## run A
## sort_pipe
module sort_pipe #(
parameter DATA_WIDTH='d8
)(
input 				          clk,
input 				          rst_n,
input 					      client_val,
input [(8*DATA_WIDTH)-1:0]    client_data,
output reg                    client_rdy,
input 				          sort_rdy,
output reg                    sort_val,
output reg [8*DATA_WIDTH-1:0]   sort_data
);
make LEC_CHECK=0 CAP_MARGIN=20 CELL_PAD_IN_SITES_DETAIL_PLACEMENT=0 CELL_PAD_IN_SITES_GLOBAL_PLACEMENT=0 CORE_ASPECT_RATIO=1.28 CORE_MARGIN=2 CORE_UTILIZATION=56 GPL_ROUTABILITY_DRIVEN=1 MAX_ROUTING_LAYER=met5 MIN_ROUTING_LAYER=met1 PLACE_DENSITY_LB_ADDON=0.14 SETUP_SLACK_MARGIN=0.51 SLEW_MARGIN=20 finish   # period 1.97 ns
run.sh (not shown) runs the stock make flow with config.mk's settings and CLKGATE_MAP_FILE=.
Nothing crashed in run A and all stages finished; the problem is that the final layout failed, the offending checks being negative setup slack.
Setup changes, run A to run B
Settings: a change of PLACE_DENSITY_LB_ADDON from 0.14 to 0.03; a change of SETUP_SLACK_MARGIN from 0.51 to 0.42; a change of CELL_PAD_IN_SITES_GLOBAL_PLACEMENT from 0 to 3; an added CTS_CLUSTER_SIZE of 32; a change of CORE_UTILIZATION from 56 to 64; an added CTS_CLUSTER_DIAMETER of 358; a change of the clock period (ns, I/O delays scaled along) from 1.97 to 1.47.
==> results <==
- Run B did not finish; a tool error ended it in global placement without I/O (3_1_place_gp_skip_io).
- Diff run A..run B | sequential cell area fraction in the yosys report | unchanged
- Reported for run B and run A, number of nets produced by synthesis turned out identical to the last digit.
- Post-synthesis share of cell area spent on and, or, nand and nor gates: run B vs run A identical
- Delta (run B minus run A): cell area after synthesis held steady; effective utilization at floorplan rose 7.9 points; number of cell rows fell 6; total die area lower.
Input changes introduced in run C (baseline for comparison: run B):
Settings: SETUP_SLACK_MARGIN: 0.42 -> unset; PLACE_DENSITY_LB_ADDON: 0.03 -> 0.14; CTS_CLUSTER_DIAMETER: 358 -> unset; CTS_CLUSTER_SIZE: 32 -> unset; CELL_PAD_IN_SITES_GLOBAL_PLACEMENT: 3 -> 0; CORE_UTILIZATION: 64 -> 56; the clock period (ns, I/O delays scaled along): 1.47 -> 1.97.
## What came out
Run C ran in full, but the layout does not pass; the checks complain about negative setup slack.
Delta (run C minus run B): vertical die dimension picked up an extra 6.8%; proportion of synthesized chip area in sequential cells held; width of the die rose by about 7%.
Run C against run B: share of synthesized registers carrying an async set or reset level; standard cell core area picked up an extra 14%; synthesized-area fraction occupied by ao, oa, aoi and oai cells barely changed.
Yosys stat cell total delta (run C -> run B): insignificant
In the reports for run C and run B, the larger floorplan row count belongs to run C.

* * *

Setup of wip/yarrow:
sort_pipe again, from the RTL that the note above started with.
clock: 1.71 ns
lec_check: 0
cap_margin: 20
core_margin: 2
core_utilization: 66
place_density: 0.6
setup_slack_margin: -0.17
slew_margin: 20
wip/yarrow did not make it past 5_1_grt, where a tool error ended it.
> inputs changed (wip/yarrow -> wip/raven)
Settings: an added CTS_CLUSTER_SIZE of 95; a change of CORE_UTILIZATION from 66 to 72; an added TNS_END_PERCENT of 10; an added CTS_CLUSTER_DIAMETER of 400; a change of PLACE_DENSITY from 0.6 to 0.39; a deleted SETUP_SLACK_MARGIN that had been -0.17; a change of the clock period (ns, I/O delays scaled along) from 1.71 to 1.76.
==> comparison <==
- | number of standard-cell rows in the floorplan | lower: wip/raven |
- wip/raven vs wip/yarrow — number of setup buffers added after CTS rose 58%.
- The die area in wip/raven sits 3600 um^2 below the value recorded for wip/yarrow.
- Number of instances in the placed design, wip/yarrow and wip/raven: smaller value in wip/raven
- Diff wip/yarrow -> wip/raven: height of the chip lower; simple-gate share of the synthesized area roughly the same; gate count of the mapped netlist roughly the same; synthesized area roughly the same; CTS buffer count lower.
- Flow for wip/raven halted at 5_1_grt, error code GRT-0232.
[inputs] wip/delta vs wip/raven
Settings: removing CTS_CLUSTER_DIAMETER (formerly 400); changing PLACE_DENSITY from 0.39 to 0.6; removing CTS_CLUSTER_SIZE (formerly 95); removing TNS_END_PERCENT (formerly 10); changing CORE_UTILIZATION from 72 to 56; changing the clock period (ns, I/O delays scaled along) from 1.76 to 2.5.
==> results <==
Across wip/raven and wip/delta, a clean result was obtained everywhere but in wip/raven.
wip/raven: it failed with a tool error in 5_1_grt, so there are no final results.
In the reports for wip/delta and wip/raven, the larger final weighted congestion in routability-driven placement belongs to wip/raven.
Going from wip/raven to wip/delta, pre-CTS worst setup slack now larger, number of gates resized after CTS now smaller, total clock buffers created by CTS now larger, area of the mapped netlist comparable, total die area now larger.
Relative to wip/delta, the following input files were edited for wip/lagoon:
Settings: setting CTS_CLUSTER_SIZE to 32 for the first time; setting TNS_END_PERCENT to 80 for the first time; changing CORE_UTILIZATION from 56 to 66; changing the clock period (ns, I/O delays scaled along) from 2.5 to 1.73.
- As the logs show, wip/lagoon stopped at 5_1_grt after a tool error, so it never reached the end of the flow.
- [compare] base=wip/delta new=wip/lagoon: pre-CTS setup slack went down 0.56 ns; placed wire-length estimate after detailed placement has increased.
- Number of buffers inserted during clock tree synthesis is lower on wip/lagoon
- Die size in wip/lagoon vs wip/delta: down 15%
